[flow/config.mk]
export PLATFORM = sky130hd
export DESIGN_NAME = RandomNumberGenerator
export DESIGN_NICKNAME = RandomNumberGenerator
export VERILOG_FILES = /design/flow/design.v
export SDC_FILE = /design/flow/constraint.sdc
export NUM_CORES = 4
export LEC_CHECK = 0
export ABC_AREA = 1
export CAP_MARGIN = 20
export CORE_MARGIN = 2
export CORE_UTILIZATION = 72
export CTS_CLUSTER_DIAMETER = 374
export CTS_CLUSTER_SIZE = 95
export PLACE_DENSITY = 0.44
export SLEW_MARGIN = 20
export TNS_END_PERCENT = 10
[flow/constraint.sdc]
create_clock -name core_clock -period 6.08 [get_ports {clk}]
set_input_delay 1.2160 -clock core_clock [delete_from_list [all_inputs] [get_ports {clk}]]
set_output_delay 1.2160 -clock core_clock [all_outputs]
set_load 0.01 [all_outputs]
[flow/design.v]
module RandomNumberGenerator(clk, rst, load, key_x, seed_r, seed_g, seed_b, Rout, Gout, Bout, Key_ready);
    input wire clk;
    input wire rst;
    input wire load;                  
    input wire [15:0] key_x;          
    input wire [15:0] seed_r;         
    input wire [15:0] seed_g;
    input wire [15:0] seed_b;
    output reg [7:0] Rout;
    output reg [7:0] Gout;
    output reg [7:0] Bout;
    output reg Key_ready;
    wire Rout_bit;
    wire Gout_bit;
    wire Bout_bit;
    reg[15:0] Rlfsr;
    reg[15:0] Glfsr;
    reg[15:0] Blfsr;
    reg [2:0] bit_count;
    wire Rfeedback_lfsr;
    wire Gfeedback_lfsr;
    wire Bfeedback_lfsr;
    wire Rout_lfsr;
    wire Gout_lfsr;
    wire Bout_lfsr;
    reg signed [15:0] x; 
    reg signed [31:0] x_square; 
    reg signed [31:0] x_mult;  
    reg signed [15:0] x_next;
    wire out_chaotic;
    assign Rfeedback_lfsr = Rlfsr[15] ^ Rlfsr[13] ^ Rlfsr[12] ^ Rlfsr[10]; 
    assign Gfeedback_lfsr = Glfsr[15] ^ Glfsr[13] ^ Glfsr[12] ^ Glfsr[10]; 
    assign Bfeedback_lfsr = Blfsr[15] ^ Blfsr[13] ^ Blfsr[12] ^ Blfsr[10]; 
    assign Rout_lfsr = Rlfsr[15];
    assign Gout_lfsr = Glfsr[15];
    assign Bout_lfsr = Blfsr[15];
    assign out_chaotic = x_next[15];
    assign Rout_bit = Rout_lfsr ^ out_chaotic;
    assign Gout_bit = Gout_lfsr ^ out_chaotic;
    assign Bout_bit = Bout_lfsr ^ out_chaotic;
    always @(posedge clk or posedge rst) begin
        if (rst) begin
            Rlfsr <= 16'b0000000000000001;
            Glfsr <= 16'b0000000000000010;
            Blfsr <= 16'b0000000000000011;
            x <= 16'sh7EF0;                          
            Rout <= 8'b0;
            Gout <= 8'b0;
            Bout <= 8'b0;
            Key_ready <= 0;
            bit_count <=0;
            x_square <= 0;
            x_next <= 0;
            x_mult <= 0;
        end
        else if (load) begin
            Rlfsr <= seed_r;
            Glfsr <= seed_g;
            Blfsr <= seed_b;
            x <= key_x;
            Rout <= 8'b0;
            Gout <= 8'b0;
            Bout <= 8'b0;
            Key_ready <= 0;
            bit_count <=0;
            x_square <= 0;
            x_next <= 0;
            x_mult <= 0;
        end
        else begin
            Rlfsr <= {Rlfsr[14:0], Rfeedback_lfsr};
            Glfsr <= {Glfsr[14:0], Gfeedback_lfsr};
            Blfsr <= {Blfsr[14:0], Bfeedback_lfsr};
            Rout <= {Rout[6:0], Rout_bit};
            Gout <= {Gout[6:0], Gout_bit};
            Bout <= {Bout[6:0], Bout_bit};
            if (bit_count == 3'd7) begin
                Key_ready <= 1;   
                bit_count <= 0;
            end 
            else begin
                Key_ready <= 0;
                bit_count <= bit_count + 1;
            end
            x_square <= x * x;                        
            x_mult <= x_square <<< 1;                 
            x_next <= 16'sh7FFF - x_mult[30:15];      
            x <= x_next;
        end
    end
endmodule
[flow/run.sh]
#!/bin/bash
# the make line also repeats each setting of config.mk as NAME=value (left out here)
make -C /OpenROAD-flow-scripts/flow DESIGN_CONFIG=/design/flow/config.mk WORK_HOME=/design/flow/orfs CLKGATE_MAP_FILE= finish
==> results.yml, run 1 <==
# generated from flow reports
hold_path:
  hp-class: "register to register"
  hold_path_end: "x_next[14]"
  worstHoldStart: "x_mult[29]"
  min_path_cells: 1
clock_tree:
  cts_tree: "done"
  cts_made_buffers: 17
  cts_sinks: 140
  cts.path.max_buffers: 2
  clk_pin_slew_ns: 0.07
  cts_max_level: 4
  cts_root_buf: "clkbuf_16"
  worst_skew_pair.late_latency_ns: 0.43
synthesis:
  synthArstFlopShare_pct: 100
  ys_cells: 1680
  adder_share_pct: 39.4
  top_cells_by_count: "inv_1 (453), nand2_1 (452), fa_1 (223), nor2_1 (127), dfrtp_1 (126)"
  yosys_warnings: 1
  ys.flops: 140
  ys_seq_share_pct: 25.1
  top_cells_by_area: "fa_1 (32%), dfrtp_1 (22%), inv_1 (12%)"
  synth_nets: 2055
  xor_share_pct: 1.37
  syn_area_mm2: 0.0140
  synth_top_cell_by_count: "inv_1"
  top_area_share_pct: 31.8
  netlist_logic_family_top: "adder cells"
  ys_sh_simple_pct: 17.8
  netlist_instances: 1680
  synthDistinctLibCells: 35
  compound_area_share_pct: 2.73
  yosys_area_mm2: 0.0140
  synth_area_leader_cell: "fa_1"
  syn_avg_cell_area_um2: 8.35
  synth-main-ff-cell: "dfrtp_1"
  edf_count: 0
  mux_area_share_pct: 0
cells_and_area:
  final_nets: 2145
  fin_cells: 2049
  area_growth_pct: 13.8
  stdcell_area_mm2: 0.0160
grt:
  antenna_found_initial: 0
  grt_first_pass_wirelength_um: 53500
  grtUsageMet3_pct: 7.50
  top_usage_layer: "met2"
  use_met2_pct: 55.0
  overflow: 0
  grt_usage_pct: 34.0
  grt_start_max_net_pins: 102
  grt_pass1_vias: 11122
  grtUsageMet1_pct: 46.3
timing:
  finalCritPeriodShare_pct: 96.3
  finalSetupViolCount: 0
  slew_viol_final: 0
  worst_pin_slew_ns: 0.935
  fmax_ghz: 0.171
  finalClockSkew_ns: 0.0121
  rsz0062_at_grt: "false"
  hold_viol: 0
  maxSlewHeadroom_pct: 37.6
  setup_ws_ns: 0.225
  finalSetupTns_ns: 0
  fin_crit_ns: 5.86
worst_setup_path:
  worst-path-buf-inv: 5
  critical_path.cell_chain: "nand2_1, fa_1, inv_1, fa_1, fa_1, fa_1, fa_1, inv_1, fa_1, inv_1, ha_1, buf_4, nand2_1, inv_1, nand2_1, and2_1, nand2_1, nand2_1, nand2_1, nor2_1, nand3_1, nand2_1, nor2_1"
  path_depth: 23
  r2r-end: "x_square[29]"
  crit_top_cell: "nand2_1"
  critPathMaxStageDelay_ns: 0.74
  criticalPathCategory: "register to register"
  start_kind: "register"
  critPathSlowestCell: "dfstp_2"
  worstPathMaxFanout: 15
  cpLargestDelayFamily: "adder cells"
  arrival_ns: 6.17
  critPathCaptureType: "register"
  rr_startpoint: "x[6]"
  worstSetupStartpoint: "x[6]"
  r2r_slack_ns: 0.22
  cp.required_ns: 6.39
  rr_worst_depth: 23
  critPathCapture: "x_square[29]"
drt:
  drc: 0
  viasPerCell: 5.16
  wirelength_um: 32000
  drtPass1Iterations: 6
  num_vias: 10575
  wire_per_inst_um: 15.6
  drtIter0Drc: 836
  ant_nets: 0
placement:
  gp_congestion: 0.986
  pre_cts_ws_ns: 0.199
  hpwl_um: 25500
  dp_cells: 2016
  portBuffers: 91
  place_area_mm2: 0.0153
die:
  fp_util_pct: 72.8
  ios: 92
  die-height_um: 144
  dieArea_mm2: 0.0206
  die_w_um: 144
  core-area_mm2: 0.0193
  rows: 51
run_status:
  outcome: "finished clean"
flow_run:
  maxCapViolations: 0
  tool_warnings: 35
layout make-up:
| type | instances | area (um^2) |
|---|---|---|
| multi-input cells | 1034 | 8620 |
| clock inverters | 15 | 195 |
| inverters | 455 | 1710 |
| diodes | 1 | 2.50 |
| flip-flops and latches | 140 | 3540 |
| fillers | 1199 | 3300 |
| well taps | 265 | 332 |
| repair buffers | 122 | 1140 |
| clock buffers | 17 | 425 |
routing by layer:
layer | up-vias | wire length, um
li1 | 4958 | -
met1 | 5054 | 13000
met2 | 469 | 15400
met3 | 94 | 2650
met4 | 0 | 930
met5 | - | 0
timing repair:
action	in CTS	in global routing
buffers inserted	0	0
hold buffers	0	0
endpoints found under the setup margin	0	5
resized	0	11
through the flow:
stage,hold WS [ns],util (%)
detailed placement,0.380,79.5
finish,0.385,82.9
global route,0.392,82.9
floorplan,0.373,-
CTS,0.388,82.7
global placement,0.375,79.5
==> run 2, diff against run 1 <==
ABC_AREA = 0   (was 1)
CELL_PAD_IN_SITES_DETAIL_PLACEMENT = 2   (was default)
CELL_PAD_IN_SITES_GLOBAL_PLACEMENT = 1   (was default)
CORE_ASPECT_RATIO = 1.92   (was default)
CORE_UTILIZATION = 66   (was 72)
CTS_CLUSTER_DIAMETER = 216   (was 374)
CTS_CLUSTER_SIZE = 20   (was 95)
GPL_ROUTABILITY_DRIVEN = 0   (was default)
GPL_TIMING_DRIVEN = 1   (was default)
HOLD_SLACK_MARGIN = 0.18   (was default)
MAX_ROUTING_LAYER = met5   (was default)
MIN_ROUTING_LAYER = met2   (was default)
PLACE_DENSITY = 0.74   (was 0.44)
SETUP_SLACK_MARGIN = 1.33   (was default)
TNS_END_PERCENT = 50   (was 10)
clock period = 4.91 ns   (was 6.08 ns; I/O delays follow)
==> run 2 against run 1 <==
  * The flow now stops in detailed placement
  * Area after synthesis decreased by 6.8%
  * Die size grew 1.9%
  * Synthesized cell count fell by 28%
==> results.yml, run 2 <==
# implementation run metrics
synthesis:
  syn_avg_cell_area_um2: 10.7
  netlist_instances: 1217
  netlist_logic_family_top: "adder cells"
  ys.flops: 140
  top_cells_by_count: "inv_1 (313), fa_1 (223), dfrtp_1 (126), ha_1 (85), nand2_1 (79)"
  synthArstFlopShare_pct: 100
  synth_top_cell_by_count: "inv_1"
  top_area_share_pct: 34.1
  ys_sh_simple_pct: 9.61
  edf_count: 0
  synth_nets: 1592
  yosys_area_mm2: 0.0131
  yosys_warnings: 1
  xor_share_pct: 2.68
  ys_seq_share_pct: 26.9
  syn_area_mm2: 0.0131
  adder_share_pct: 42.3
  synth_area_leader_cell: "fa_1"
  compound_area_share_pct: 2.83
  top_cells_by_area: "fa_1 (34%), dfrtp_1 (24%), inv_1 (9.0%)"
  synth-main-ff-cell: "dfrtp_1"
  synthDistinctLibCells: 43
  mux_area_share_pct: 5.60
  ys_cells: 1217
run_status:
  firstError: "Error: detail_place.tcl, 38 bad optional access"
  stop_stage: "detailed placement"
  outcome: "did not finish"
die:
  rows: 71
  fp_util_pct: 66.9
  ios: 92
  die_w_um: 106
  dieArea_mm2: 0.0210
  die-height_um: 199
  core-area_mm2: 0.0195
placement:
  portBuffers: 91
[run 2: metrics by stage]
step	setup WS [ns]	hold WS (ns)	instances
floorplan	-0.754	0.373	1217
global placement	-1.02	0.376	1695
==> run 3, diff against run 2 <==
ABC_AREA = default   (was 0)
CELL_PAD_IN_SITES_DETAIL_PLACEMENT = default   (was 2)
CELL_PAD_IN_SITES_GLOBAL_PLACEMENT = default   (was 1)
CORE_ASPECT_RATIO = default   (was 1.92)
CORE_UTILIZATION = 40   (was 66)
CTS_CLUSTER_DIAMETER = default   (was 216)
CTS_CLUSTER_SIZE = default   (was 20)
GPL_ROUTABILITY_DRIVEN = default   (was 0)
GPL_TIMING_DRIVEN = default   (was 1)
HOLD_SLACK_MARGIN = default   (was 0.18)
MAX_ROUTING_LAYER = default   (was met5)
MIN_ROUTING_LAYER = default   (was met2)
PLACE_DENSITY = default   (was 0.74)
SETUP_SLACK_MARGIN = 0.75   (was 1.33)
TNS_END_PERCENT = default   (was 50)
clock period = 6.91 ns   (was 4.91 ns; I/O delays follow)
==> run 3 against run 2 <==
  * Now clean on timing, DRC and antenna
  * Area after synthesis unchanged
  * Synthesized cell count unchanged
  * Die size increased by 63%
==> results.yml, run 3 <==
# generated from flow reports
placement:
  hpwl_um: 21200
  gp_congestion: 0.856
  dp_cells: 1726
  pre_cts_ws_ns: 0.575
  portBuffers: 91
clock_tree:
  cts_hold_buf: 0
  cts_made_buffers: 17
  worst_skew_pair.late_latency_ns: 0.42
  cts_root_buf: "clkbuf_16"
  cts.path.max_buffers: 2
  cts_max_level: 4
  cts_sinks: 140
  clk_pin_slew_ns: 0.06
  cts_tree: "done"
cells_and_area:
  final_nets: 1714
  n_fill_cell: 2958
  area_growth_pct: 20.4
  final-comb-area_mm2: 0.00845
  regArea_mm2: 0.00356
  final_util_pct: 48.6
  fin_cells: 1794
timing:
  worst_pin_slew_ns: 1.00
  slew_viol_final: 0
  setup_ws_ns: 0.947
  fmax_ghz: 0.168
  finalClockSkew_ns: 0.00600
  hold_viol: 0
  maxSlewHeadroom_pct: 33.3
  finalSetupTns_ns: 0
  hold_slack_ns: 0.382
  finalSetupViolCount: 0
  finalCritPeriodShare_pct: 86.3
  fin_crit_ns: 5.96
  rsz0062_at_grt: "false"
worst_setup_path:
  worstSetupStartpoint: "x[10]"
  rr_worst_depth: 20
  critPathSlowestCell: "dfstp_2"
  critPathMaxStageDelay_ns: 0.60
  arrival_ns: 6.26
  worstPathMaxFanout: 6
  critPathCapture: "x_square[28]"
  r2r-end: "x_square[28]"
  criticalPathCategory: "register to register"
  start_kind: "register"
  crit_top_cell: "fa_1"
  cp.required_ns: 7.21
  rr_startpoint: "x[10]"
  worst-path-buf-inv: 5
  r2r_slack_ns: 0.95
  critPathCaptureType: "register"
  cpLargestDelayFamily: "adder cells"
  critical_path.cell_chain: "clkbuf_4, nand2_1, fa_1, fa_1, fa_1, inv_1, fa_1, fa_1, inv_1, fa_1, inv_1, ha_4, a21oi_2, o21ai_1, buf_4, a22o_1, a21oi_4, a211oi_4, o41ai_2, mux2_1"
  path_depth: 20
synthesis:
  netlist_logic_family_top: "adder cells"
  edf_count: 0
  ys_cells: 1217
  yosys_area_mm2: 0.0131
  synth-main-ff-cell: "dfrtp_1"
  yosys_warnings: 1
  adder_share_pct: 42.3
  syn_avg_cell_area_um2: 10.7
  ys_sh_simple_pct: 9.61
  netlist_instances: 1217
  ys.flops: 140
  synth_top_cell_by_count: "inv_1"
  xor_share_pct: 2.68
  ys_seq_share_pct: 26.9
  synth_area_leader_cell: "fa_1"
  synth_nets: 1592
  synthDistinctLibCells: 43
  synthArstFlopShare_pct: 100
  mux_area_share_pct: 5.60
  top_cells_by_count: "inv_1 (313), fa_1 (223), dfrtp_1 (126), ha_1 (85), nand2_1 (79)"
  top_cells_by_area: "fa_1 (34%), dfrtp_1 (24%), inv_1 (9.0%)"
  syn_area_mm2: 0.0131
  top_area_share_pct: 34.1
  compound_area_share_pct: 2.83
drt:
  num_vias: 8172
  drtIter0Drc: 379
  antenna-diode-count: 0
  drc: 0
  wire_per_inst_um: 15.2
  viasPerCell: 4.56
  ant_nets: 0
  wirelength_um: 27300
  drtPass1Iterations: 4
grt:
  grt_start_max_net_pins: 93
  antenna_found_initial: 0
  grt_usage_pct: 17.2
  overflow: 0
  grt_first_pass_wirelength_um: 45800
  grt_pass1_vias: 9058
flow_run:
  tool_warnings: 31
  maxCapViolations: 0
die:
  die-height_um: 185
  fp_util_pct: 40.4
  ios: 92
  dieArea_mm2: 0.0341
  rows: 66
  die_w_um: 185
  core-area_mm2: 0.0324
hold_path:
  worstHoldStart: "x_mult[17]"
  hp-class: "register to register"
  min_path_cells: 1
  hold_path_end: "x_next[2]"
run_status:
  outcome: "finished clean"
-- run 3: repair_timing --
item / 4_1_cts / 5_1_grt
setup buffers: 2 / 33
setup endpoints to repair: 9 / 11
hold endpoints to repair: 0 / 0
resized: 12 / 63
pin swaps: 1 / 15
cloned: 0 / 0
-- run 3: stage by stage --
| stage | instance area (um^2) |
|---|---|
| after global routing | 15700 |
| after detailed placement | 14500 |
| after CTS | 15200 |
| after floorplan | 13100 |
| after global placement | 14500 |
| final | 15700 |
-- run 3: metal layers --
metal	track usage, %	part of all wire (%)
met4	3.24	1.1
met2	29.5	51
met5	0	0
met1	22.6	43
met3	3.64	4.8
-- run 3: cell type report --
type / count / share of cell area, %
multi-input combinational: 726 / 53.7
sequential: 140 / 22.6
timing repair buffer: 140 / 8.45
inverter: 314 / 7.57
tap: 442 / 3.51
clock buffer: 19 / 2.88
clock inverter: 13 / 1.30
==> run 4, diff against run 3 <==
ABC_AREA = 1   (was default)
CAP_MARGIN = 0   (was 20)
CTS_CLUSTER_SIZE = 79   (was default)
GPL_ROUTABILITY_DRIVEN = 0   (was default)
SETUP_SLACK_MARGIN = default   (was 0.75)
TNS_END_PERCENT = 5   (was default)
clock period = 10.0 ns   (was 6.91 ns; I/O delays follow)
==> run 4 against run 3 <==
  * Hold slack gained 0.00076 ns
  * Cell count grew 23%
  * Via count grew 23%
==> results.yml, run 4 <==
# generated from flow reports
run_status:
  outcome: "finished clean"
synthesis:
  top_area_share_pct: 31.8
  mux_area_share_pct: 0
  adder_share_pct: 39.4
  edf_count: 0
  syn_area_mm2: 0.0140
  ys.flops: 140
  synth_top_cell_by_count: "inv_1"
  ys_seq_share_pct: 25.1
  top_cells_by_count: "inv_1 (453), nand2_1 (452), fa_1 (223), nor2_1 (127), dfrtp_1 (126)"
  syn_avg_cell_area_um2: 8.35
  synthArstFlopShare_pct: 100
  ys_sh_simple_pct: 17.8
  synthDistinctLibCells: 35
  compound_area_share_pct: 2.73
  synth-main-ff-cell: "dfrtp_1"
  top_cells_by_area: "fa_1 (32%), dfrtp_1 (22%), inv_1 (12%)"
  yosys_warnings: 1
  synth_area_leader_cell: "fa_1"
  synth_nets: 2055
  netlist_instances: 1680
  netlist_logic_family_top: "adder cells"
  xor_share_pct: 1.37
  ys_cells: 1680
  yosys_area_mm2: 0.0140
die:
  dieArea_mm2: 0.0366
  fp_util_pct: 40.6
  ios: 92
  die-height_um: 191
  rows: 68
  die_w_um: 191
  core-area_mm2: 0.0345
clock_tree:
  cts_resized: 0
  cts_sinks: 140
  cts_max_level: 4
  cts_setup_buffers: 0
  worst_skew_pair.late_latency_ns: 0.42
  cts_root_buf: "clkbuf_16"
  cts_hold_buf: 0
  cts_made_buffers: 17
  clk_pin_slew_ns: 0.06
  cts_tree: "done"
  cts.path.max_buffers: 2
timing:
  finalClockSkew_ns: 0.00917
  fin_crit_ns: 6.24
  setup_ws_ns: 3.76
  maxSlewHeadroom_pct: 40.1
  finalCritPeriodShare_pct: 62.4
  slew_viol_final: 0
  finalSetupViolCount: 0
  rsz0062_at_grt: "false"
  fmax_ghz: 0.160
  hold_viol: 0
  worst_pin_slew_ns: 0.898
  finalSetupTns_ns: 0
placement:
  place_area_mm2: 0.0153
  dp_cells: 2179
  pre_cts_ws_ns: 3.76
  hpwl_um: 24500
  portBuffers: 91
worst_setup_path:
  cpLargestDelayFamily: "adder cells"
  rr_startpoint: "x[15]"
  cp.required_ns: 10.35
  start_kind: "register"
  critical_path.cell_chain: "nand2_1, inv_1, fa_1, inv_1, fa_1, inv_1, fa_1, fa_1, inv_1, fa_1, inv_1, fa_1, ha_1, inv_1, o21bai_1, or2_0, a21oi_1, nand3_1, and2_1, nor2_1"
  critPathSlowestCell: "fa_1"
  criticalPathCategory: "register to register"
  critPathMaxStageDelay_ns: 0.79
  path_depth: 20
  worstSetupStartpoint: "x[15]"
  critPathCaptureType: "register"
  worstPathMaxFanout: 21
  critPathCapture: "x_square[28]"
  worst-path-buf-inv: 6
  rr_worst_depth: 20
  arrival_ns: 6.59
  r2r_slack_ns: 3.76
  r2r-end: "x_square[28]"
drt:
  drtPass1Iterations: 5
  ant_nets: 0
  wirelength_um: 30400
  drtIter0Drc: 473
  antenna-diode-count: 0
  drc: 0
  viasPerCell: 4.53
  wire_per_inst_um: 13.8
  num_vias: 10018
flow_run:
  tool_warnings: 30
  maxCapViolations: 0
grt:
  grt_first_pass_wirelength_um: 53800
  grtUsageMet1_pct: 25.6
  use_met2_pct: 30.2
  antenna_found_initial: 0
  grtUsageMet3_pct: 3.05
  grt_start_max_net_pins: 82
  grt_usage_pct: 18.4
  overflow: 0
  top_usage_layer: "met2"
  grt_pass1_vias: 10838
hold_path:
  hp-class: "register to register"
  worstHoldStart: "x_mult[18]"
  hold_path_end: "x_next[3]"
  min_path_cells: 1
cells_and_area:
  fin_cells: 2210
  stdcell_area_mm2: 0.0160
  final-comb-area_mm2: 0.00861
  area_growth_pct: 13.8
  regArea_mm2: 0.00352
  final_nets: 2118
  n_fill_cell: 3468
==> run 4: through the flow <==
| stage | util [%] | hold slack [ns] |
|---|---|---|
| 6_report | 46.2 | 0.382 |
| 5_1_grt | 46.2 | 0.387 |
| 3_3_place_gp | 44.4 | 0.376 |
| 2_1_floorplan | - | 0.373 |
| 4_1_cts | 46.2 | 0.384 |
| 3_5_place_dp | 44.4 | 0.376 |
==> run 4: routing by layer <==
layer	share of wire, %	up-vias
met2	47	205
met3	4.5	32
met1	47	4883
met4	1.4	0
met5	0	-
li1	-	4898
==> run 4: layout make-up <==
cell class                 count  share of cell area [%]
multi-input combinational   1034                    53.9
timing repair buffer          95                    5.90
clock inverter                11                    1.03
clock buffer                  20                    2.86
tap                          455                    3.56
inverter                     455                    10.7
sequential                   140                    22.0
==> run 5, diff against run 4 <==
ABC_AREA = default   (was 1)
CAP_MARGIN = 20   (was 0)
CORE_ASPECT_RATIO = 1.95   (was default)
CTS_CLUSTER_DIAMETER = 63   (was default)
CTS_CLUSTER_SIZE = 99   (was 79)
GPL_ROUTABILITY_DRIVEN = default   (was 0)
HOLD_SLACK_MARGIN = -0.09   (was default)
TNS_END_PERCENT = default   (was 5)
==> run 5 against run 4 <==
  * Still clean
  * Clock-buffer cell count fell by 2
  * Die size down 6.5%
  * Core utilization rose by 0.43 points
  * Sequential cell count unchanged
  * Cell count decreased by 22%
  * Critical endpoint unchanged
==> results.yml, run 5 <==
# generated from flow reports
clock_tree:
  cts_made_buffers: 17
  clk_pin_slew_ns: 0.06
  cts.path.max_buffers: 2
  cts_resized: 0
  worst_skew_pair.late_latency_ns: 0.42
  cts_setup_buffers: 0
  cts_max_level: 4
  cts_tree: "done"
  cts_root_buf: "clkbuf_16"
  cts_sinks: 140
  cts_hold_buf: 0
run_status:
  outcome: "finished clean"
worst_setup_path:
  worstSetupStartpoint: "x[15]"
  criticalPathCategory: "register to register"
  path_depth: 17
  rr_startpoint: "x[15]"
  r2r_slack_ns: 3.25
  rr_worst_depth: 17
  cp.required_ns: 10.30
  crit_top_cell: "fa_1"
  start_kind: "register"
  cpLargestDelayFamily: "adder cells"
  critical_path.cell_chain: "inv_1, nor2_1, fa_1, inv_1, fa_1, inv_1, fa_1, fa_1, fa_1, fa_1, ha_1, and3_1, a22o_1, a21oi_2, a211oi_4, o41ai_2, mux2_1"
  worstPathMaxFanout: 16
  critPathCapture: "x_square[28]"
  arrival_ns: 7.05
  worst-path-buf-inv: 3
  r2r-end: "x_square[28]"
  critPathSlowestCell: "fa_1"
  critPathCaptureType: "register"
  critPathMaxStageDelay_ns: 0.78
die:
  ios: 92
  core-area_mm2: 0.0322
  dieArea_mm2: 0.0342
  rows: 92
  die_w_um: 133
  die-height_um: 256
  fp_util_pct: 40.6
timing:
  finalClockSkew_ns: 0.00794
  finalCritPeriodShare_pct: 67.5
  rsz0062_at_grt: "false"
  hold_viol: 0
  fmax_ghz: 0.148
  worst_pin_slew_ns: 0.824
  fin_crit_ns: 6.75
  finalSetupTns_ns: 0
  finalSetupViolCount: 0
  maxSlewHeadroom_pct: 45.1
  slew_viol_final: 0
grt:
  antenna_found_initial: 0
  grt_pass1_vias: 9551
  overflow: 0
  grt_usage_pct: 18.5
  grt_start_max_net_pins: 80
  grt_first_pass_wirelength_um: 48400
hold_path:
  hp-class: "register to register"
  hold_path_end: "x_next[13]"
  worstHoldStart: "x_mult[28]"
  min_path_cells: 1
synthesis:
  mux_area_share_pct: 5.60
  ys_sh_simple_pct: 9.61
  top_area_share_pct: 34.1
  ys.flops: 140
  ys_seq_share_pct: 26.9
  synthDistinctLibCells: 43
  yosys_warnings: 1
  synthArstFlopShare_pct: 100
  syn_area_mm2: 0.0131
  top_cells_by_area: "fa_1 (34%), dfrtp_1 (24%), inv_1 (9.0%)"
  xor_share_pct: 2.68
  edf_count: 0
  netlist_logic_family_top: "adder cells"
  netlist_instances: 1217
  syn_avg_cell_area_um2: 10.7
  ys_cells: 1217
  synth_area_leader_cell: "fa_1"
  synth-main-ff-cell: "dfrtp_1"
  top_cells_by_count: "inv_1 (313), fa_1 (223), dfrtp_1 (126), ha_1 (85), nand2_1 (79)"
  synth_top_cell_by_count: "inv_1"
  compound_area_share_pct: 2.83
  adder_share_pct: 42.3
  yosys_area_mm2: 0.0131
  synth_nets: 1592
flow_run:
  maxCapViolations: 0
  tool_warnings: 30
drt:
  drc: 0
  drtPass1Iterations: 4
  num_vias: 8184
  antenna-diode-count: 0
  viasPerCell: 4.73
  wirelength_um: 29600
  drtIter0Drc: 239
  ant_nets: 0
  wire_per_inst_um: 17.1
placement:
  gp_congestion: 0.942
  place_area_mm2: 0.0144
  portBuffers: 91
  dp_cells: 1698
  hpwl_um: 24700
cells_and_area:
  stdcell_area_mm2: 0.0150
  final_nets: 1670
  area_growth_pct: 15.1
  fin_cells: 1731
run 5: per-layer routing:
metal	share of wire [%]	routed length, um	vias to the layer above	GRT usage [%]
li1	-	-	3729	-
met1	31	9220	4190	17.3
met2	59	17500	182	36.6
met3	3.2	940	83	2.85
met4	6.6	1960	0	11.0
met5	0	0	-	0
run 5: layout make-up:
| cell class | instances | area [um^2] |
|---|---|---|
| clock buffers | 18 | 439 |
| well taps | 423 | 529 |
| flip-flops and latches | 140 | 3520 |
| repair buffers | 96 | 966 |
| multi-input cells | 726 | 8240 |
| inverters | 314 | 1180 |
| clock inverters | 14 | 168 |
| fillers | 3076 | 17200 |
run 5: through the flow:
step	setup slack [ns]	hold WS, ns	utilization, %
6_report	3.25	0.384	46.7
5_1_grt	2.81	0.395	46.7
4_1_cts	3.17	0.385	46.6
3_5_place_dp	3.18	0.376	44.7
3_3_place_gp	3.35	0.375	44.7
2_1_floorplan	3.92	0.373	-
==> run 6, diff against run 5 <==
CELL_PAD_IN_SITES_GLOBAL_PLACEMENT = 2   (was default)
CORE_ASPECT_RATIO = default   (was 1.95)
CORE_UTILIZATION = 68   (was 40)
CTS_CLUSTER_DIAMETER = default   (was 63)
CTS_CLUSTER_SIZE = default   (was 99)
HOLD_SLACK_MARGIN = default   (was -0.09)
MAX_ROUTING_LAYER = met5   (was default)
PLACE_DENSITY = 0.95   (was default)
SETUP_SLACK_MARGIN = 0.03   (was default)
clock period = 6.86 ns   (was 10.0 ns; I/O delays follow)
==> run 6 against run 5 <==
  * The run now fails in global placement without I/O
  * Area after synthesis stayed put
  * Synthesized cell count did not move
  * Die size decreased by 41%
==> results.yml, run 6 <==
# implementation run metrics
run_status:
  outcome: "did not finish"
  stop_stage: "global placement without I/O"
  firstError: "[ERROR GPL-0301] Utilization 106.934 % exceeds 100%."
synthesis:
  ys_sh_simple_pct: 9.61
  netlist_logic_family_top: "adder cells"
  top_area_share_pct: 34.1
  ys.flops: 140
  synth_nets: 1592
  yosys_warnings: 1
  ys_seq_share_pct: 26.9
  yosys_area_mm2: 0.0131
  syn_area_mm2: 0.0131
  mux_area_share_pct: 5.60
  ys_cells: 1217
  synth_top_cell_by_count: "inv_1"
  compound_area_share_pct: 2.83
  netlist_instances: 1217
  adder_share_pct: 42.3
  top_cells_by_count: "inv_1 (313), fa_1 (223), dfrtp_1 (126), ha_1 (85), nand2_1 (79)"
  synth_area_leader_cell: "fa_1"
  edf_count: 0
  syn_avg_cell_area_um2: 10.7
  xor_share_pct: 2.68
  synthArstFlopShare_pct: 100
  top_cells_by_area: "fa_1 (34%), dfrtp_1 (24%), inv_1 (9.0%)"
  synthDistinctLibCells: 43
  synth-main-ff-cell: "dfrtp_1"
die:
  die-height_um: 143
  dieArea_mm2: 0.0204
  die_w_um: 143
  rows: 50
  fp_util_pct: 69.7
  core-area_mm2: 0.0188
==> run 7, diff against run 6 <==
CELL_PAD_IN_SITES_GLOBAL_PLACEMENT = default   (was 2)
CORE_UTILIZATION = 40   (was 68)
MAX_ROUTING_LAYER = default   (was met5)
PLACE_DENSITY = default   (was 0.95)
SETUP_SLACK_MARGIN = default   (was 0.03)
clock period = 5.39 ns   (was 6.86 ns; I/O delays follow)
==> run 7 against run 6 <==
  * The layout now fails its checks (setup timing)
  * Die size increased by 68%
  * Area after synthesis unchanged
  * Synthesized cell count unchanged
==> results.yml, run 7 <==
# generated from flow reports
die:
  die_w_um: 185
  fp_util_pct: 40.4
  ios: 92
  dieArea_mm2: 0.0341
  die-height_um: 185
  rows: 66
  core-area_mm2: 0.0324
drt:
  viasPerCell: 4.51
  wire_per_inst_um: 14.8
  drc: 0
  antenna-diode-count: 0
  drtPass1Iterations: 6
  ant_nets: 0
  wirelength_um: 28700
  num_vias: 8733
  drtIter0Drc: 377
clock_tree:
  cts_max_level: 4
  cts_made_buffers: 17
  cts_root_buf: "clkbuf_16"
  cts_sinks: 140
  worst_skew_pair.late_latency_ns: 0.42
  cts_hold_buf: 0
  cts.path.max_buffers: 2
  cts_tree: "done"
  clk_pin_slew_ns: 0.07
worst_setup_path:
  criticalPathCategory: "register to register"
  worstSetupStartpoint: "x[13]"
  worst-path-buf-inv: 5
  critPathSlowestCell: "dfstp_2"
  crit_top_cell: "fa_1"
  critPathCapture: "x_square[28]"
  cp.required_ns: 5.69
  r2r_slack_ns: -0.41
  start_kind: "register"
  arrival_ns: 6.10
  critPathCaptureType: "register"
  cpLargestDelayFamily: "adder cells"
  r2r-end: "x_square[28]"
  rr_worst_depth: 20
  critPathMaxStageDelay_ns: 0.60
  path_depth: 20
  rr_startpoint: "x[13]"
  worstPathMaxFanout: 5
  critical_path.cell_chain: "buf_12, nand2_1, buf_4, fa_1, inv_1, fa_1, fa_1, fa_2, fa_1, inv_1, fa_1, inv_1, ha_1, nand4_1, nor2_2, a22o_1, a21oi_4, a211oi_4, o41ai_2, mux2_1"
grt:
  grt_start_max_net_pins: 112
  grt_first_pass_wirelength_um: 49100
  overflow: 0
  grt_usage_pct: 18.4
  antenna_found_initial: 0
  grt_pass1_vias: 9956
synthesis:
  yosys_area_mm2: 0.0131
  mux_area_share_pct: 5.60
  synth_top_cell_by_count: "inv_1"
  ys_cells: 1217
  top_cells_by_count: "inv_1 (313), fa_1 (223), dfrtp_1 (126), ha_1 (85), nand2_1 (79)"
  ys_sh_simple_pct: 9.61
  adder_share_pct: 42.3
  yosys_warnings: 1
  netlist_instances: 1217
  ys.flops: 140
  xor_share_pct: 2.68
  edf_count: 0
  synthDistinctLibCells: 43
  syn_avg_cell_area_um2: 10.7
  netlist_logic_family_top: "adder cells"
  ys_seq_share_pct: 26.9
  synth_area_leader_cell: "fa_1"
  synthArstFlopShare_pct: 100
  top_area_share_pct: 34.1
  top_cells_by_area: "fa_1 (34%), dfrtp_1 (24%), inv_1 (9.0%)"
  synth_nets: 1592
  synth-main-ff-cell: "dfrtp_1"
  compound_area_share_pct: 2.83
  syn_area_mm2: 0.0131
placement:
  dp_cells: 1858
  gp_congestion: 0.838
  pre_cts_ws_ns: -0.538
  hpwl_um: 22700
  portBuffers: 91
timing:
  finalClockSkew_ns: 0.0124
  rsz0062_at_grt: "true"
  fin_crit_ns: 5.80
  worst_pin_slew_ns: 0.962
  maxSlewHeadroom_pct: 35.8
  fmax_ghz: 0.172
  finalSetupViolCount: 14
  hold_viol: 0
  slew_viol_final: 0
  finalCritPeriodShare_pct: 108
  setup_ws_ns: -0.409
cells_and_area:
  area_growth_pct: 32.3
  final_nets: 1858
  final_util_pct: 53.4
  fin_cells: 1938
  n_fill_cell: 2896
hold_path:
  hold_path_end: "x_next[14]"
  worstHoldStart: "x_mult[29]"
  hp-class: "register to register"
  min_path_cells: 1
flow_run:
  tool_warnings: 34
  maxCapViolations: 0
run_status:
  so_faults: "setup timing"
  outcome: "finished with violations"
-- run 7: through the flow --
stage | TNS, ns | hold WS [ns] | instance area [um^2]
global route | -6.72 | 0.393 | 17300
detailed placement | -6.09 | 0.376 | 15600
CTS | -5.06 | 0.380 | 16800
global placement | -5.91 | 0.376 | 15600
finish | -3.55 | 0.381 | 17300
floorplan | -0.869 | 0.373 | 13300
-- run 7: cell type report --
type	instances	area (um^2)	area share, %
clock buffer	21	470	2.72
clock inverter	11	120	0.694
inverter	314	1190	6.86
multi-input combinational	726	8810	50.9
sequential	140	3520	20.4
tap	442	553	3.20
timing repair buffer	284	2640	15.2
-- run 7: routing by layer --
| metal | global-route usage, % | up-vias | share of wire, % |
|---|---|---|---|
| met4 | 4.63 | 0 | 2.1 |
| met2 | 32.4 | 149 | 52 |
| met3 | 3.60 | 39 | 4.1 |
| met1 | 23.4 | 4435 | 42 |
| met5 | 0 | - | 0 |
| li1 | - | 4110 | - |
-- run 7: repair_timing --
item | CTS | global route
endpoints found under the setup margin | 16 | 16
gates resized | 80 | 98
setup buffers | 35 | 18
pin swaps | 61 | 48
==> run 8, diff against run 7 <==
ABC_AREA = 0   (was default)
CAP_MARGIN = 25   (was 20)
CELL_PAD_IN_SITES_GLOBAL_PLACEMENT = 1   (was default)
CORE_ASPECT_RATIO = 1.73   (was default)
CTS_CLUSTER_SIZE = 56   (was default)
GPL_ROUTABILITY_DRIVEN = 0   (was default)
GPL_TIMING_DRIVEN = 1   (was default)
MAX_ROUTING_LAYER = met4   (was default)
TNS_END_PERCENT = 90   (was default)
clock period = 4.09 ns   (was 5.39 ns; I/O delays follow)
==> run 8 against run 7 <==
  * Via count increased by 2.1%
  * Clock-buffer cell count is 2 lower
  * Die size up 0.16%
  * First-iteration DRC count down 46%
  * Still fails the layout checks on setup timing
  * Sequential cell count is the same
  * Hold slack gained 0.0049 ns
  * Synthesized cell count is the same
==> results.yml, run 8 <==
# generated from flow reports
run_status:
  outcome: "finished with violations"
  so_faults: "setup timing"
worst_setup_path:
  worst-path-buf-inv: 5
  r2r_slack_ns: -1.71
  critical_path.cell_chain: "buf_12, buf_6, nand2_4, fa_1, fa_1, fa_1, inv_1, fa_1, fa_1, inv_1, fa_1, inv_2, ha_4, a21oi_2, o21ai_2, a22o_1, a21oi_4, a211oi_4, o41ai_2, mux2_1"
  path_depth: 20
  crit_top_cell: "fa_1"
  critPathMaxStageDelay_ns: 0.64
  critPathCaptureType: "register"
  start_kind: "register"
  arrival_ns: 6.10
  rr_worst_depth: 20
  criticalPathCategory: "register to register"
  r2r-end: "x_square[28]"
  worstPathMaxFanout: 5
  critPathCapture: "x_square[28]"
  rr_startpoint: "x[5]"
  cpLargestDelayFamily: "adder cells"
  cp.required_ns: 4.39
  worstSetupStartpoint: "x[5]"
  critPathSlowestCell: "dfstp_4"
grt:
  antenna_found_initial: 1
  grt_usage_pct: 21.6
  grt_start_max_net_pins: 84
  grt_first_pass_wirelength_um: 53700
  overflow: 0
  grt_pass1_vias: 10385
timing:
  finalClockSkew_ns: 0.0112
  slew_viol_final: 0
  fin_crit_ns: 5.80
  maxSlewHeadroom_pct: 37.9
  finalSetupTns_ns: -24.89
  finalSetupViolCount: 16
  setup_ws_ns: -1.71
  rsz0062_at_grt: "true"
  hold_slack_ns: 0.386
  finalCritPeriodShare_pct: 142
  fmax_ghz: 0.172
  hold_viol: 0
  worst_pin_slew_ns: 0.932
synthesis:
  compound_area_share_pct: 2.83
  top_cells_by_count: "inv_1 (313), fa_1 (223), dfrtp_1 (126), ha_1 (85), nand2_1 (79)"
  netlist_logic_family_top: "adder cells"
  yosys_area_mm2: 0.0131
  ys.flops: 140
  synth_area_leader_cell: "fa_1"
  synthArstFlopShare_pct: 100
  ys_cells: 1217
  top_cells_by_area: "fa_1 (34%), dfrtp_1 (24%), inv_1 (9.0%)"
  edf_count: 0
  mux_area_share_pct: 5.60
  yosys_warnings: 1
  syn_avg_cell_area_um2: 10.7
  synth_top_cell_by_count: "inv_1"
  ys_seq_share_pct: 26.9
  adder_share_pct: 42.3
  ys_sh_simple_pct: 9.61
  xor_share_pct: 2.68
  synthDistinctLibCells: 43
  netlist_instances: 1217
  synth_nets: 1592
  synth-main-ff-cell: "dfrtp_1"
  syn_area_mm2: 0.0131
  top_area_share_pct: 34.1
die:
  rows: 87
  fp_util_pct: 40.3
  die_w_um: 141
  ios: 92
  dieArea_mm2: 0.0342
  die-height_um: 242
  core-area_mm2: 0.0324
cells_and_area:
  fin_cells: 1901
  area_growth_pct: 30.9
  stdcell_area_mm2: 0.0171
  final_nets: 1862
  n_fill_cell: 3012
drt:
  drtPass1Iterations: 4
  drc: 0
  ant_nets: 0
  num_vias: 8915
  wire_per_inst_um: 17.7
  wirelength_um: 33600
  drtIter0Drc: 202
  viasPerCell: 4.69
hold_path:
  hold_path_end: "x_next[3]"
  min_path_cells: 1
  worstHoldStart: "x_mult[18]"
  hp-class: "register to register"
clock_tree:
  cts_made_buffers: 17
  cts_sinks: 140
  cts_max_level: 4
  cts_tree: "done"
  worst_skew_pair.late_latency_ns: 0.43
  clk_pin_slew_ns: 0.06
  cts_root_buf: "clkbuf_16"
  cts.path.max_buffers: 2
placement:
  hpwl_um: 28000
  portBuffers: 91
  dp_cells: 1836
  place_area_mm2: 0.0158
flow_run:
  maxCapViolations: 0
  tool_warnings: 33
-- run 8: area by class of cell --
cell class	count	area (um^2)	area share [%]
antenna	1	2.50	0.0146
clock buffer	19	443	2.59
clock inverter	13	131	0.767
inverter	314	1180	6.91
multi-input combinational	726	8720	51.0
sequential	140	3530	20.6
tap	400	500	2.92
timing repair buffer	288	2610	15.2
-- run 8: routing by layer --
metal  vias to the layer above  GRT usage [%]  wire length, um
met5                         -              -                0
met4                         0           10.1             1680
met3                        58           2.77              731
met2                       142           42.6            20700
met1                      4594           20.0            10500
li1                       4121              -                -
-- run 8: per-stage QoR --
step | setup WS, ns | util [%]
CTS | -1.78 | 52.1
detailed placement | -1.98 | 48.7
global placement | -1.94 | 48.7
finish | -1.71 | 52.8
floorplan | -1.57 | -
global route | -1.92 | 52.8
-- run 8: repair_timing --
item                                    4_1_cts  5_1_grt
pin swaps                                    50       30
gates cloned                                  0        1
gates resized                                79       33
hold endpoints to repair                      0        0
endpoints found under the setup margin       16       16
hold buffers                                  0        0
buffers inserted                             27        6
==> run 9, diff against run 8 <==
ABC_AREA = default   (was 0)
CAP_MARGIN = 20   (was 25)
CELL_PAD_IN_SITES_GLOBAL_PLACEMENT = default   (was 1)
CORE_ASPECT_RATIO = default   (was 1.73)
CORE_UTILIZATION = 72   (was 40)
CTS_CLUSTER_DIAMETER = 266   (was default)
CTS_CLUSTER_SIZE = 74   (was 56)
GPL_ROUTABILITY_DRIVEN = default   (was 0)
GPL_TIMING_DRIVEN = default   (was 1)
HOLD_SLACK_MARGIN = -0.09   (was default)
MAX_ROUTING_LAYER = default   (was met4)
PLACE_DENSITY_LB_ADDON = 0.0   (was default)
SETUP_SLACK_MARGIN = 0.81   (was default)
TNS_END_PERCENT = 75   (was 90)
clock period = 8.75 ns   (was 4.09 ns; I/O delays follow)
==> run 9 against run 8 <==
  * The run now finishes clean
  * Area after synthesis unchanged
  * Sequential cell count unchanged
  * Via count decreased by 6.9%
  * Core utilization increased by 29 points
  * Clock-buffer cell count decreased by 1
  * Die size decreased by 44%
==> results.yml, run 9 <==
# generated from flow reports
drt:
  viasPerCell: 5.41
  drtIter0Drc: 441
  wire_per_inst_um: 18.0
  drc: 0
  wirelength_um: 27600
  num_vias: 8301
  ant_nets: 0
  drtPass1Iterations: 5
  antenna-diode-count: 0
synthesis:
  yosys_area_mm2: 0.0131
  yosys_warnings: 1
  edf_count: 0
  syn_avg_cell_area_um2: 10.7
  synth_area_leader_cell: "fa_1"
  adder_share_pct: 42.3
  synth_top_cell_by_count: "inv_1"
  netlist_logic_family_top: "adder cells"
  top_cells_by_count: "inv_1 (313), fa_1 (223), dfrtp_1 (126), ha_1 (85), nand2_1 (79)"
  compound_area_share_pct: 2.83
  syn_area_mm2: 0.0131
  ys_seq_share_pct: 26.9
  ys_cells: 1217
  ys_sh_simple_pct: 9.61
  ys.flops: 140
  xor_share_pct: 2.68
  synth_nets: 1592
  synth-main-ff-cell: "dfrtp_1"
  synthArstFlopShare_pct: 100
  top_area_share_pct: 34.1
  netlist_instances: 1217
  top_cells_by_area: "fa_1 (34%), dfrtp_1 (24%), inv_1 (9.0%)"
  mux_area_share_pct: 5.60
  synthDistinctLibCells: 43
flow_run:
  tool_warnings: 30
  maxCapViolations: 0
worst_setup_path:
  critical_path.cell_chain: "inv_1, nor2_1, fa_1, inv_1, fa_1, inv_1, fa_1, fa_1, fa_1, fa_1, ha_1, and3_1, a22o_1, a21oi_2, a211oi_4, o41ai_2, mux2_1"
  arrival_ns: 7.17
  critPathSlowestCell: "fa_1"
  start_kind: "register"
  path_depth: 17
  worstPathMaxFanout: 16
  cp.required_ns: 9.05
  rr_startpoint: "x[15]"
  crit_top_cell: "fa_1"
  critPathCapture: "x_square[28]"
  critPathCaptureType: "register"
  worstSetupStartpoint: "x[15]"
  r2r_slack_ns: 1.88
  r2r-end: "x_square[28]"
  cpLargestDelayFamily: "adder cells"
  critPathMaxStageDelay_ns: 0.77
  criticalPathCategory: "register to register"
  worst-path-buf-inv: 3
  rr_worst_depth: 17
clock_tree:
  cts_sinks: 140
  cts_max_level: 4
  cts_setup_buffers: 0
  cts.path.max_buffers: 2
  cts_hold_buf: 0
  cts_tree: "done"
  clk_pin_slew_ns: 0.07
  worst_skew_pair.late_latency_ns: 0.43
  cts_resized: 0
  cts_made_buffers: 17
  cts_root_buf: "clkbuf_16"
placement:
  hpwl_um: 21700
  dp_cells: 1502
  portBuffers: 91
  pre_cts_ws_ns: 2.00
  place_area_mm2: 0.0142
  gp_congestion: 0.905
die:
  rows: 49
  die-height_um: 139
  dieArea_mm2: 0.0193
  die_w_um: 139
  core-area_mm2: 0.0179
  ios: 92
  fp_util_pct: 73.0
timing:
  finalClockSkew_ns: 0.0105
  setup_ws_ns: 1.88
  hold_viol: 0
  finalSetupTns_ns: 0
  fmax_ghz: 0.146
  finalSetupViolCount: 0
  worst_pin_slew_ns: 0.991
  rsz0062_at_grt: "false"
  finalCritPeriodShare_pct: 78.5
  fin_crit_ns: 6.87
  slew_viol_final: 0
  maxSlewHeadroom_pct: 33.9
  hold_slack_ns: 0.382
cells_and_area:
  area_growth_pct: 12.5
  fin_cells: 1534
  n_fill_cell: 1090
  stdcell_area_mm2: 0.0147
  final_nets: 1667
hold_path:
  worstHoldStart: "x_mult[27]"
  hp-class: "register to register"
  min_path_cells: 1
  hold_path_end: "x_next[12]"
run_status:
  outcome: "finished clean"
grt:
  grt_usage_pct: 31.2
  antenna_found_initial: 0
  overflow: 0
  grt_start_max_net_pins: 94
  grt_pass1_vias: 9571
  grt_first_pass_wirelength_um: 46800
==> run 9: cell type report <==
cell class                 count  area (um^2)  share of cell area (%)
tap                          229          287                    1.95
inverter                     314         1180                    8.04
timing repair buffer          93          923                    6.28
sequential                   140         3520                    23.9
multi-input combinational    726         8240                    56.0
clock inverter                14          124                   0.842
clock buffer                  18          439                    2.98
==> run 9: per-stage QoR <==
stage | util, %
final | 82.2
after global routing | 82.2
after CTS | 82.2
after detailed placement | 79.0
after global placement | 79.0
after floorplan | -
==> run 9: metal layers <==
metal	wire, um	share of wire [%]	up-vias	GRT usage (%)
li1	-	-	3728	-
met1	10600	38	4207	39.2
met2	14300	52	287	53.4
met3	1620	5.9	79	6.87
met4	1120	4.0	0	12.3
met5	0	0	-	0
==> run 10, diff against run 9 <==
CORE_UTILIZATION = 71   (was 72)
CTS_CLUSTER_DIAMETER = default   (was 266)
CTS_CLUSTER_SIZE = default   (was 74)
HOLD_SLACK_MARGIN = default   (was -0.09)
PLACE_DENSITY = 0.66   (was default)
PLACE_DENSITY_LB_ADDON = default   (was 0.0)
SETUP_SLACK_MARGIN = 1.5   (was 0.81)
TNS_END_PERCENT = default   (was 75)
clock period = 5.28 ns   (was 8.75 ns; I/O delays follow)
==> run 10 against run 9 <==
  * The layout now fails its checks (setup timing)
  * Register-to-register slack worse by 3.2 ns
  * Largest cell class unchanged
  * Setup slack worse by 3.2 ns
  * Fmax is 3.9% higher
  * Via count increased by 33%
  * Design area rose by 15%
  * Wire length rose by 78%
  * Sequential cell count stayed put
  * Core utilization increased by 12 points
  * First-iteration DRC count went up to 3.1 times the previous value
  * Hold slack better by 0.0020 ns
==> results.yml, run 10 <==
# generated from flow reports
run_status:
  outcome: "finished with violations"
  so_faults: "setup timing"
grt:
  grtUsageMet3_pct: 10.5
  overflow: 0
  grtUsageMet1_pct: 50.4
  grt_usage_pct: 43.5
  grt_start_max_net_pins: 141
  top_usage_layer: "met2"
  use_met2_pct: 73.1
  grt_first_pass_wirelength_um: 63400
  grt_pass1_vias: 11869
  antenna_found_initial: 0
worst_setup_path:
  criticalPathCategory: "register to register"
  worst-path-buf-inv: 5
  critical_path.cell_chain: "buf_4, nand2_1, fa_1, inv_1, fa_2, fa_2, fa_1, fa_1, inv_1, fa_1, inv_2, ha_4, nand4_1, nor2_2, a22o_4, a21oi_4, buf_6, a21o_4, o21ai_2, mux2_4"
  worstPathMaxFanout: 4
  arrival_ns: 6.94
  start_kind: "register"
  path_depth: 20
  rr_startpoint: "x[10]"
  r2r-end: "x_square[27]"
  crit_top_cell: "fa_1"
  r2r_slack_ns: -1.33
  rr_worst_depth: 20
  cpLargestDelayFamily: "adder cells"
  critPathCaptureType: "register"
  critPathSlowestCell: "fa_1"
  cp.required_ns: 5.61
  worstSetupStartpoint: "x[10]"
  critPathMaxStageDelay_ns: 0.69
  critPathCapture: "x_square[27]"
timing:
  worst_pin_slew_ns: 1.06
  fin_crit_ns: 6.61
  finalClockSkew_ns: 0.0178
  maxSlewHeadroom_pct: 29.4
  rsz0062_at_grt: "true"
  fmax_ghz: 0.151
  slew_viol_final: 0
  finalCritPeriodShare_pct: 125
  finalSetupViolCount: 16
  hold_viol: 0
  setup_ws_ns: -1.33
clock_tree:
  cts_root_buf: "clkbuf_16"
  cts_max_level: 4
  cts_made_buffers: 17
  clk_pin_slew_ns: 0.08
  cts.path.max_buffers: 2
  cts_sinks: 140
  cts_hold_buf: 0
  worst_skew_pair.late_latency_ns: 0.44
  cts_tree: "done"
synthesis:
  top_cells_by_area: "fa_1 (34%), dfrtp_1 (24%), inv_1 (9.0%)"
  ys_sh_simple_pct: 9.61
  ys_cells: 1217
  yosys_warnings: 1
  yosys_area_mm2: 0.0131
  top_area_share_pct: 34.1
  adder_share_pct: 42.3
  edf_count: 0
  syn_area_mm2: 0.0131
  compound_area_share_pct: 2.83
  syn_avg_cell_area_um2: 10.7
  ys.flops: 140
  top_cells_by_count: "inv_1 (313), fa_1 (223), dfrtp_1 (126), ha_1 (85), nand2_1 (79)"
  synthArstFlopShare_pct: 100
  netlist_logic_family_top: "adder cells"
  netlist_instances: 1217
  synth-main-ff-cell: "dfrtp_1"
  mux_area_share_pct: 5.60
  ys_seq_share_pct: 26.9
  xor_share_pct: 2.68
  synth_nets: 1592
  synth_area_leader_cell: "fa_1"
  synth_top_cell_by_count: "inv_1"
  synthDistinctLibCells: 43
drt:
  num_vias: 11063
  drtPass1Iterations: 9
  viasPerCell: 6.39
  wirelength_um: 49200
  wire_per_inst_um: 28.4
  drc: 0
  drtIter0Drc: 1357
  ant_nets: 0
placement:
  gp_congestion: 0.884
  portBuffers: 91
  hpwl_um: 23500
  dp_cells: 1648
hold_path:
  worstHoldStart: "x_mult[18]"
  min_path_cells: 1
  hold_path_end: "x_next[3]"
  hp-class: "register to register"
die:
  ios: 92
  core-area_mm2: 0.0180
  die_w_um: 140
  dieArea_mm2: 0.0195
  fp_util_pct: 72.5
  rows: 49
  die-height_um: 140
cells_and_area:
  final_nets: 1862
  fin_cells: 1730
  n_fill_cell: 495
  area_growth_pct: 29.8
flow_run:
  tool_warnings: 38
  maxCapViolations: 0
## run 10: area by class of cell
cell class	count	area (um^2)	area share (%)
multi-input cells	726	8790	51.8
flip-flops and latches	140	3520	20.8
repair buffers	288	2600	15.3
clock buffers	17	425	2.51
inverters	314	1190	6.99
clock inverters	15	153	0.899
diodes	1	2.50	0.0147
well taps	229	287	1.69
## run 10: through the flow
step / worst slack, ns / area [um^2] / hold WS, ns / setup TNS, ns / utilization (%)
after global routing: -1.55 / 17000 / 0.393 / -18.00 / 94.2
after floorplan: -0.384 / 13300 / 0.373 / -1.90 / -
final: -1.33 / 17000 / 0.384 / -14.98 / 94.2
after CTS: -0.606 / 16600 / 0.384 / -6.82 / 91.9
after global placement: -0.630 / 15500 / 0.374 / -6.61 / 85.7
after detailed placement: -0.732 / 15500 / 0.376 / -7.87 / 85.7
## run 10: repair_timing
action                                  4_1_cts  5_1_grt
buffers inserted                             28       21
endpoints found under the setup margin       16       16
resized                                      77       66
pin swaps                                    40       34
endpoints found under the hold margin         0        0
## run 10: layer usage
metal | part of all wire, % | up-vias
met1 | 30 | 5355
li1 | - | 4123
met5 | 0 | -
met3 | 13 | 513
met2 | 45 | 1072
met4 | 12 | 0
==> run 11, diff against run 10 <==
ABC_AREA = 0   (was default)
CELL_PAD_IN_SITES_DETAIL_PLACEMENT = 0   (was default)
CELL_PAD_IN_SITES_GLOBAL_PLACEMENT = 1   (was default)
CORE_ASPECT_RATIO = 1.3   (was default)
CORE_UTILIZATION = 23   (was 71)
GPL_ROUTABILITY_DRIVEN = 1   (was default)
GPL_TIMING_DRIVEN = 1   (was default)
HOLD_SLACK_MARGIN = 0.03   (was default)
MAX_ROUTING_LAYER = met5   (was default)
MIN_ROUTING_LAYER = met2   (was default)
PLACE_DENSITY = default   (was 0.66)
PLACE_DENSITY_LB_ADDON = 0.2   (was default)
SETUP_SLACK_MARGIN = 1.33   (was 1.5)
TNS_END_PERCENT = 55   (was default)
clock period = 4.91 ns   (was 5.28 ns; I/O delays follow)
==> run 11 against run 10 <==
  * Sequential share of layout area is 0.39 points lower
  * Still fails the layout checks on setup timing
  * Setup slack improved by 0.34 ns
  * Clock-buffer cell count is 2 higher
  * Core utilization down 63 points
  * Die size rose to 3.0 times the previous value
  * Non-clock buffer count fell by 9
  * Cell count grew 30%
  * Critical path depth grew 3
  * Fmax is 12% higher
  * Area after synthesis stayed put
  * Highest routed layer unchanged
  * Hold slack got worse by 0.0036 ns
==> results.yml, run 11 <==
# generated from flow reports
synthesis:
  ys_cells: 1217
  compound_area_share_pct: 2.83
  synth-main-ff-cell: "dfrtp_1"
  adder_share_pct: 42.3
  ys_seq_share_pct: 26.9
  yosys_warnings: 1
  netlist_logic_family_top: "adder cells"
  netlist_instances: 1217
  syn_avg_cell_area_um2: 10.7
  syn_area_mm2: 0.0131
  top_cells_by_area: "fa_1 (34%), dfrtp_1 (24%), inv_1 (9.0%)"
  synthDistinctLibCells: 43
  synth_top_cell_by_count: "inv_1"
  edf_count: 0
  ys_sh_simple_pct: 9.61
  synth_area_leader_cell: "fa_1"
  synth_nets: 1592
  mux_area_share_pct: 5.60
  yosys_area_mm2: 0.0131
  ys.flops: 140
  top_area_share_pct: 34.1
  top_cells_by_count: "inv_1 (313), fa_1 (223), dfrtp_1 (126), ha_1 (85), nand2_1 (79)"
  synthArstFlopShare_pct: 100
  xor_share_pct: 2.68
die:
  ios: 92
  core-area_mm2: 0.0561
  die_w_um: 213
  die-height_um: 276
  fp_util_pct: 23.3
  dieArea_mm2: 0.0588
  rows: 99
worst_setup_path:
  worstSetupStartpoint: "x[9]"
  r2r_slack_ns: -0.99
  rr_worst_depth: 23
  r2r-end: "x_square[29]"
  crit_top_cell: "inv_2"
  criticalPathCategory: "register to register"
  worst-path-buf-inv: 8
  critPathCapture: "x_square[29]"
  arrival_ns: 6.21
  cp.required_ns: 5.21
  critPathCaptureType: "register"
  cpLargestDelayFamily: "adder cells"
  worstPathMaxFanout: 4
  critPathSlowestCell: "dfstp_4"
  path_depth: 23
  critical_path.cell_chain: "buf_6, and2_4, inv_2, fa_1, inv_2, fa_1, inv_1, fa_1, inv_2, fa_2, fa_1, inv_2, fa_2, inv_2, ha_4, and4_1, o21ai_2, a21oi_2, buf_6, a21oi_4, a21o_1, o21ai_2, mux2_4"
  start_kind: "register"
  critPathMaxStageDelay_ns: 0.68
  rr_startpoint: "x[9]"
clock_tree:
  cts.path.max_buffers: 2
  cts_root_buf: "clkbuf_16"
  clk_pin_slew_ns: 0.07
  worst_skew_pair.late_latency_ns: 0.42
  cts_max_level: 4
  cts_tree: "done"
  cts_made_buffers: 17
  cts_sinks: 140
placement:
  place_area_mm2: 0.0162
  portBuffers: 91
  dp_cells: 2197
  gp_congestion: 0.801
  hpwl_um: 27100
grt:
  top_usage_layer: "met2"
  use_met2_pct: 24.3
  grtUsageMet3_pct: 22.9
  grt_pass1_vias: 14990
  antenna_found_initial: 0
  grt_usage_pct: 18.3
  grtUsageMet1_pct: 0
  grt_start_max_net_pins: 127
  overflow: 0
  grt_first_pass_wirelength_um: 54600
timing:
  finalClockSkew_ns: 0.00929
  fin_crit_ns: 5.90
  finalSetupViolCount: 16
  slew_viol_final: 0
  finalCritPeriodShare_pct: 120
  fmax_ghz: 0.169
  rsz0062_at_grt: "true"
  setup_ws_ns: -0.994
  finalSetupTns_ns: -13.37
  worst_pin_slew_ns: 1.01
  maxSlewHeadroom_pct: 32.6
  hold_viol: 0
hold_path:
  hp-class: "register to register"
  min_path_cells: 1
  worstHoldStart: "x_mult[17]"
  hold_path_end: "x_next[2]"
cells_and_area:
  final_util_pct: 30.9
  stdcell_area_mm2: 0.0173
  area_growth_pct: 32.6
  final_nets: 1853
  fin_cells: 2249
drt:
  wirelength_um: 33600
  drtIter0Drc: 1021
  wire_per_inst_um: 15.0
  num_vias: 11728
  ant_nets: 0
  drc: 0
  drtPass1Iterations: 5
  viasPerCell: 5.21
run_status:
  outcome: "finished with violations"
  so_faults: "setup timing"
flow_run:
  tool_warnings: 36
  maxCapViolations: 0
[run 11: repair_timing]
| action | in CTS | in global routing |
|---|---|---|
| setup endpoints to repair | 16 | 16 |
| pin swaps | 21 | 11 |
| buffers inserted | 16 | 3 |
| hold buffers | 0 | 0 |
| resized | 49 | 24 |
[run 11: layout make-up]
type	count	area (um^2)
fill	5843	38800
multi-input combinational	726	8560
sequential	140	3530
timing repair buffer	279	2430
inverter	314	1190
tap	757	947
clock buffer	19	443
clock inverter	13	236
antenna	1	2.50
[run 11: per-layer routing]
layer	routed length, um	vias up
li1	-	4081
met4	959	0
met2	21000	2814
met3	11600	99
met5	0	-
met1	0	4734
[run 11: through the flow]
stage | hold WS [ns] | setup slack (ns)
finish | 0.381 | -0.994
global route | 0.401 | -1.23
CTS | 0.382 | -1.06
detailed placement | 0.377 | -1.23
global placement | 0.377 | -1.23
floorplan | 0.373 | -0.754
